run 1:
==> flow/design.v (excerpt) <==
module dot_product (
	input ap_clk,
	input ap_rst,
	output [16-1:0]  	memory_Addr_A,
	output 						memory_EN_A,
	output 						memory_WEN_A,
	output [32-1:0]	memory_Din_A,
	input  [32-1:0] 	memory_Dout_A,
	output [16-1:0]  	memory_Addr_B,
	output 						memory_EN_B,
	output 						memory_WEN_B,
	output [32-1:0]	memory_Din_B,
	input  [32-1:0] 	memory_Dout_B,
	input 						fifo_in_empty_n,
	input  [(3+2+16)-1:0]	fifo_in_dout,
	output 						fifo_in_read,
	input 						fifo_out_full_n,
	output 						fifo_out_write,
	output [(3+2+16)-1:0]	fifo_out_din
);
Settings: LEC_CHECK=0, ABC_AREA=1, CAP_MARGIN=20, CORE_ASPECT_RATIO=0.52, CORE_MARGIN=2, CORE_UTILIZATION=57, CTS_CLUSTER_DIAMETER=64, CTS_CLUSTER_SIZE=100, GPL_ROUTABILITY_DRIVEN=0, GPL_TIMING_DRIVEN=1, MIN_ROUTING_LAYER=met2, PLACE_DENSITY_LB_ADDON=0.21, SLEW_MARGIN=5, TNS_END_PERCENT=25; clock period 9.51 ns.
run.sh (not shown) runs the stock make flow with config.mk's settings and CLKGATE_MAP_FILE=.
Run 1 did not finish: a tool error stopped it during global routing (5_1_grt).
What run 2 does differently from run 1 at the input level:
==> flow/config.mk <==
export PLATFORM = sky130hd
export DESIGN_NAME = dot_product
export DESIGN_NICKNAME = dot_product
export VERILOG_FILES = /design/flow/design.v
export SDC_FILE = /design/flow/constraint.sdc
export NUM_CORES = 4
export LEC_CHECK = 0
export CAP_MARGIN = 20
export CORE_ASPECT_RATIO = 0.52
export CORE_MARGIN = 2
export CORE_UTILIZATION = 72
export CTS_CLUSTER_SIZE = 86
export MAX_ROUTING_LAYER = met4
export PLACE_DENSITY_LB_ADDON = 0.21
export SETUP_SLACK_MARGIN = 1.75
export SLEW_MARGIN = 20
## What came out
No final results exist for run 1, since it was stopped by error GRT-0116 during global routing (5_1_grt).
Run 2 | status: complete | timing, DRC, antenna: pass
Going from run 1 to run 2, post-detailed-placement half-perimeter wirelength fell 2000 um, post-synthesis compound-gate area fraction rose by 0.27 points, proportion of synthesized chip area in sequential cells higher.
## Diff of input files: run 3 against run 2
==> flow/config.mk <==
export PLATFORM = sky130hd
export DESIGN_NAME = dot_product
export DESIGN_NICKNAME = dot_product
export VERILOG_FILES = /design/flow/design.v
export SDC_FILE = /design/flow/constraint.sdc
export NUM_CORES = 4
export LEC_CHECK = 0
export ABC_AREA = 1
export CAP_MARGIN = 20
export CORE_ASPECT_RATIO = 0.72
export CORE_MARGIN = 2
export CORE_UTILIZATION = 57
export CTS_CLUSTER_DIAMETER = 56
export CTS_CLUSTER_SIZE = 100
export GPL_ROUTABILITY_DRIVEN = 0
export GPL_TIMING_DRIVEN = 0
export MIN_ROUTING_LAYER = met1
export PLACE_DENSITY_LB_ADDON = 0.21
export SETUP_SLACK_MARGIN = 1.92
export SLEW_MARGIN = 5
export TNS_END_PERCENT = 35
==> comparison <==
- Register clock-pin slew on the reported worst setup and hold paths: run 3 vs run 2 — no meaningful difference
- Run comparison: run 2 worst setup path endpoint dp.adder_out_reg[29]; run 3 worst setup path endpoint dp.adder_out_reg[26]
- Run 3 against run 2: routed wire length fell 9.5%; global routing met3 resource utilization fell 19 points; minimum setup slack in the final design rose 0.38 ns; worst setup slack after placement fell 0.50 ns.
- Run 2 → run 3: number of global-route vias before repair +13%; adder-cell share of the synthesized area -2.6 points; final area +about 9%; combined area of all synthesized cells +5.8%.


dot_product again, from the RTL that the note above started with.
clock: 4.43 ns
lec_check: 0
abc_area: 0
cap_margin: 20
core_aspect_ratio: 0.5
core_margin: 2
core_utilization: 72
cts_cluster_diameter: 345
cts_cluster_size: 96
place_density: 0.36
setup_slack_margin: 1.28
slew_margin: 20
tns_end_percent: 5
The baseline reached the layout checks and failed them: negative setup slack.
Rerun with:
- ABC_AREA: 0 -> default
- CORE_ASPECT_RATIO: 0.5 -> default
- CORE_UTILIZATION: 72 -> 71
- CTS_CLUSTER_DIAMETER: 345 -> default
- CTS_CLUSTER_SIZE: 96 -> default
- PLACE_DENSITY: 0.36 -> default
- SETUP_SLACK_MARGIN: 1.28 -> -0.27
- TNS_END_PERCENT: 5 -> default
- clock period: 4.43 -> 3.69 ns (I/O delays scaled with it)
The changed run completed and failed the layout checks on negative setup slack.
Wire length is higher by about a fifth.
Worst hold slack improved by 0.017 ns.
First-iteration DRC count is higher by a quarter to a third.
Register-to-register slack got worse by 1.1 ns.
Count of clock-buffer cells in the layout is higher by 2.
Rerun with:
- ABC_AREA: default -> 1
- CORE_ASPECT_RATIO: default -> 1.07
- CORE_UTILIZATION: 71 -> 40
- HOLD_SLACK_MARGIN: default -> 0.04
- SETUP_SLACK_MARGIN: -0.27 -> default
- clock period: 3.69 -> 8.0 ns (I/O delays scaled with it)
Now the flow finished clean.
Via count drops by 4.5%.
Synthesized area is higher by 5.8%.
Flip-flop count does not change.
Final area came out higher by 2.4%.


Setup of oak:
dot_product again, from the RTL that the note above started with.
export LEC_CHECK = 0
export ABC_AREA = 1
export CAP_MARGIN = 35
export CORE_MARGIN = 3
export CORE_UTILIZATION = 49
export CTS_CLUSTER_DIAMETER = 235
export CTS_CLUSTER_SIZE = 98
export HOLD_SLACK_MARGIN = 0.05
export PLACE_DENSITY = 0.8
export SETUP_SLACK_MARGIN = -0.72
export SLEW_MARGIN = 5
export TNS_END_PERCENT = 40
create_clock -name core_clock -period 8.0 [get_ports {ap_clk}]
No crash in oak: every stage finished, but the layout fails its final checks due to negative setup slack.
Input changes introduced in pine (baseline for comparison: oak):
- HOLD_SLACK_MARGIN: 0.05 -> unset
- MIN_ROUTING_LAYER: unset -> met1
- CTS_CLUSTER_SIZE: 98 -> unset
- PLACE_DENSITY: 0.8 -> 0.9
- CORE_MARGIN: 3 -> 2
- SETUP_SLACK_MARGIN: -0.72 -> 0.72
- TNS_END_PERCENT: 40 -> 90
- CAP_MARGIN: 35 -> 20
- SLEW_MARGIN: 5 -> 20
- CORE_ASPECT_RATIO: unset -> 1.07
- CTS_CLUSTER_DIAMETER: 235 -> unset
- CORE_UTILIZATION: 49 -> 19
Going from oak to pine, final clock period utilization by the worst path went down 4.4 points, chip width has increased, die size now larger. Going from oak to pine, wire length on met1 grew by more than 10%. The core of pine is less densely filled than that of oak. pine reached the final stage; the timing, DRC and antenna checks on its layout passed. Maximum frequency from static timing analysis, oak and pine: smaller value in oak.


Starting RTL as in the previous note.
Settings: LEC_CHECK=0, ABC_AREA=1, CAP_MARGIN=20, CORE_ASPECT_RATIO=0.5, CORE_MARGIN=2, CORE_UTILIZATION=72, CTS_CLUSTER_DIAMETER=345, CTS_CLUSTER_SIZE=96, PLACE_DENSITY=0.36, SETUP_SLACK_MARGIN=-0.39, SLEW_MARGIN=20, TNS_END_PERCENT=5; clock period 4.43 ns.
The starting point finished but failed the layout checks on setup timing.
Rerun with:
Settings changed: ABC_AREA 1 to not set, CORE_UTILIZATION 72 to 62, CTS_CLUSTER_DIAMETER 345 to not set, CTS_CLUSTER_SIZE 96 to not set, PLACE_DENSITY 0.36 to 0.69, SETUP_SLACK_MARGIN -0.39 to not set, TNS_END_PERCENT 5 to not set.
Clock period 4.43 ns to 9.51 ns, I/O delays scaled along.
The changed run finished with timing, DRC and antenna clean.
Register-to-register slack improves by 4900 ps.
First-iteration DRC count came out lower by 69%.
Setup slack improves by 3500 ps.
Routed wire length came out lower by 31%.
Global-route usage came out lower by 15 points.
Rerun with:
Settings changed: CORE_ASPECT_RATIO 0.5 to not set, CORE_UTILIZATION 62 to 61, PLACE_DENSITY 0.69 to not set.
Clock period 9.51 ns to 7.92 ns, I/O delays scaled along.
The new run went through all stages and came out clean.
Worst hold slack hardly moves.
Via count climbs by 7.6%.
Critical path depth rose by 8.
Final area grows by 7.6%.
Sequential cell count stays the same.
Wire length is higher by 12%.
Worst setup slack is worse by 460 ps.
Synthesized area stays the same.
Global-route usage is higher by 2.8 points.
Rerun with:
Settings changed: CORE_UTILIZATION 61 to 57, SETUP_SLACK_MARGIN set to 1.5.
Clock period 7.92 ns to 5.98 ns, I/O delays scaled along.
Result: Now the flow reached the layout checks and failed them: setup timing. Wire length rose by about 2.7%. Cell count rose by 3.2%. Sequential share of layout area fell by 0.54 points. Clock skew is about the same. Area after synthesis does not change. Cell area rose by about 5.4%. Count of clock-buffer cells in the layout rose by 1.


## exp/indigo
Starting RTL as in the previous note.
clock: 8.0 ns
lec_check: 0
abc_area: 1
cap_margin: 35
core_margin: 9
core_utilization: 40
cts_cluster_diameter: 235
cts_cluster_size: 98
hold_slack_margin: 0.29
place_density_lb_addon: 0.05
setup_slack_margin: -0.72
slew_margin: 5
tns_end_percent: 5
Although it ran to completion, exp/indigo produced a layout that fails the final checks because of negative setup slack.
### exp/indigo -> exp/fjord
Settings: a deleted PLACE_DENSITY_LB_ADDON that had been 0.05; an added CORE_ASPECT_RATIO of 0.5; a change of SLEW_MARGIN from 5 to 40; a change of HOLD_SLACK_MARGIN from 0.29 to 0.05; a change of TNS_END_PERCENT from 5 to 40; a change of CORE_UTILIZATION from 40 to 49; an added PLACE_DENSITY of 0.8; a change of CORE_MARGIN from 9 to 3.
- exp/fjord against exp/indigo: number of placement rows shows a reduction of 36%, clock skew shows an increase of 0.0070 ns.
- No crash in exp/fjord: every stage finished, but the layout fails its final checks due to negative setup slack.
- Going from exp/indigo to exp/fjord, total I/O pin count saw little to no change, worst path setup slack after routing went down 0.23 ns, non-clock buffer area fraction after layout shows an increase of 0.47 points.
- Compared with exp/indigo, exp/fjord shows total routing resource utilization after global routing higher by 5.2 points.
diff inputs: exp/fjord => exp/delta
Settings: PLACE_DENSITY removed (was 0.8); CTS_CLUSTER_SIZE removed (was 98); CORE_ASPECT_RATIO changed from 0.5 to 1.07; PLACE_DENSITY_LB_ADDON newly set to 0.04; MIN_ROUTING_LAYER newly set to met1; CAP_MARGIN changed from 35 to 20; CTS_CLUSTER_DIAMETER removed (was 235); HOLD_SLACK_MARGIN removed (was 0.05); CORE_UTILIZATION changed from 49 to 55; SLEW_MARGIN changed from 40 to 20; CORE_MARGIN changed from 3 to 2; SETUP_SLACK_MARGIN removed (was -0.72); TNS_END_PERCENT changed from 40 to 90.
==> comparison <==
- Comparing exp/delta and exp/fjord, global routing usage on met1 is lower on exp/fjord.
- Timing startpoint of the critical path = memory_Dout_B[9]: exp/delta; timing startpoint of the critical path = memory_Dout_B[1]: exp/fjord
- The higher post-layout utilization of the core came out of exp/delta.
- Setup slack of the worst register-to-register path: exp/delta higher than exp/fjord
- The residual antenna-violating net count after detailed routing of exp/delta and that of exp/fjord are within noise of each other.
- For clock distribution area overhead in the final layout, exp/delta and exp/fjord come out practically identical.
- Status | exp/delta and exp/fjord | clean except exp/fjord
- exp/fjord: complete, dirty (negative setup slack)
- met3 usage in global routing in exp/delta is 0.96 points higher than in exp/fjord
- Critical path arrival down 0.60 ns in exp/delta wrt exp/fjord
- Compared with exp/fjord, in exp/delta synthesis-to-finish area growth shows an increase of 0.33 points, number of well-tap cells placed shows a reduction of 12%, number of gates given a new drive strength after cts shows an increase of 2.
diff inputs: exp/delta => exp/raven
Settings: putting CELL_PAD_IN_SITES_GLOBAL_PLACEMENT at 3 where nothing was set; putting SETUP_SLACK_MARGIN at 0.72 where nothing was set; clearing PLACE_DENSITY_LB_ADDON, which used to be 0.04; swapping 55 for 39 in CORE_UTILIZATION; swapping 20 for 35 in CAP_MARGIN; putting PLACE_DENSITY at 0.69 where nothing was set; putting GPL_ROUTABILITY_DRIVEN at 0 where nothing was set; putting GPL_TIMING_DRIVEN at 1 where nothing was set.
Notes after the runs:
Measured against each other, exp/delta and exp/raven differ in design area, the lower figure coming from exp/delta.
exp/raven vs. exp/delta: total placed cells including tap cells went up by 5.8%, critical path's largest stage delay held steady, number of buffers created by CTS shows no meaningful change, slew at the pin closest to its max-slew limit now larger, global-route track usage on met3 went down 1.1 points.
The post-synthesis to final-layout area growth in exp/raven was higher than what exp/delta gave.
exp/raven vs exp/delta: starting density of the core down in exp/raven
A last element of the critical path of dp.adder_out_reg[31] is what exp/raven shows, while dp.adder_out_reg[28] belongs to exp/delta.
Input changes introduced in exp/juniper (baseline for comparison: exp/raven):
Settings: SETUP_SLACK_MARGIN: 0.72 -> 0.97; HOLD_SLACK_MARGIN: unset -> 0.27; the clock period (ns, I/O delays scaled along): 8.0 -> 4.84.
Findings:
[exp/juniper] flow finished | final checks: failed | reasons: negative setup slack. Comparing exp/juniper against exp/raven, there is no change at all in flip-flop count. Relative to exp/raven, the routed wire length of exp/juniper is higher by 7.5%. | number of fillers in the final layout | higher: exp/raven |. Going from exp/raven to exp/juniper, the final area was found to have gone up by 5.2%. Re maximum single-stage delay on the critical path: exp/raven and exp/juniper aren't equal, and the lower value belongs to exp/juniper. Per the comparison of exp/juniper with exp/raven, number of antenna violations at the first check in global routing shows an increase of 3; share of the final layout cell area in sequential cells shows a reduction of 0.46 points. Looking at minimum setup slack in the final design across exp/raven and exp/juniper, the one that comes out lower is exp/juniper.
The following lists how exp/amber was set up differently from exp/juniper:
Settings: GPL_ROUTABILITY_DRIVEN: 0 -> unset; TNS_END_PERCENT: 90 -> unset; GPL_TIMING_DRIVEN: 1 -> unset; CAP_MARGIN: 35 -> 20; ABC_AREA: 1 -> unset; PLACE_DENSITY: 0.69 -> unset; CELL_PAD_IN_SITES_GLOBAL_PLACEMENT: 3 -> unset; SETUP_SLACK_MARGIN: 0.97 -> 0.21; CORE_UTILIZATION: 39 -> 72; MIN_ROUTING_LAYER: met1 -> unset; CORE_ASPECT_RATIO: 1.07 -> unset; HOLD_SLACK_MARGIN: 0.27 -> unset; the clock period (ns, I/O delays scaled along): 4.84 -> 5.0.
Findings:
exp/amber finished all stages; however, its layout fails the closing checks, the failures being negative setup slack. Looking at highest-delay cell along the critical path, the sky130_fd_sc_hd__fa_2 result is from exp/amber; the sky130_fd_sc_hd__fa_1 one comes from exp/juniper. exp/juniper → exp/amber: post-route clock period utilization grew by 19 points, overall fraction of global-route tracks in use up 24 points, share of the final layout cell area in multi-input gates +8.5 points.


Starting RTL as in the previous note.
Settings: LEC_CHECK=0, ABC_AREA=1, CAP_MARGIN=20, CORE_MARGIN=2, CORE_UTILIZATION=40, CTS_CLUSTER_DIAMETER=80, CTS_CLUSTER_SIZE=47, SETUP_SLACK_MARGIN=-0.77, SLEW_MARGIN=20; clock period 8.0 ns.
The first run completed and failed the layout checks on setup timing.
==> next run, changes <==
Settings changed: CAP_MARGIN 20 to 35, CORE_ASPECT_RATIO from default to 1.07, CORE_UTILIZATION 40 to 39, CTS_CLUSTER_DIAMETER 80 to default, CTS_CLUSTER_SIZE 47 to default, GPL_TIMING_DRIVEN from default to 1, MIN_ROUTING_LAYER from default to met1, PLACE_DENSITY_LB_ADDON from default to 0.18, SETUP_SLACK_MARGIN -0.77 to 0.72, TNS_END_PERCENT from default to 90.
Now the flow passed the timing, DRC and antenna checks; final area came out higher by 9.2%; non-clock buffer count came out higher by 130; via count came out higher by 6.6%.
==> next run, changes <==
Settings changed: CAP_MARGIN 35 to 20, CORE_ASPECT_RATIO 1.07 to default, CORE_UTILIZATION 39 to 40, CTS_CLUSTER_DIAMETER from default to 235, CTS_CLUSTER_SIZE from default to 98, GPL_TIMING_DRIVEN 1 to default, MIN_ROUTING_LAYER met1 to default, PLACE_DENSITY_LB_ADDON 0.18 to 0.05, SETUP_SLACK_MARGIN 0.72 to -0.77, TNS_END_PERCENT 90 to default.
Outcome: This time the run finished but failed the layout checks on setup timing; synthesized area is unchanged; worst setup slack loses 0.66 ns; clock-buffer cell count grows by 1; critical path depth shrinks by 2; synthesized cell count stays the same.
==> next run, changes <==
Settings changed: CAP_MARGIN 20 to 35, CORE_MARGIN 2 to 9, CORE_UTILIZATION 40 to 49, HOLD_SLACK_MARGIN from default to 0.05, PLACE_DENSITY from default to 0.8, PLACE_DENSITY_LB_ADDON 0.05 to default, SETUP_SLACK_MARGIN -0.77 to -0.72, SLEW_MARGIN 20 to 5, TNS_END_PERCENT from default to 5.
Result: The new run finished but failed the layout checks on setup timing. Count of clock-buffer cells in the layout grows by 1. Global-route usage came out lower by 0.41 points. Non-clock buffer count came out lower by 9. Flip-flop count is unchanged. Routed wire length falls by 5.8%. Critical path depth is higher by 2. First-iteration DRC count rose by 51%. Die size shrinks by 7.5%. Register-to-register slack is better by 0.13 ns. Setup slack gains 0.11 ns.
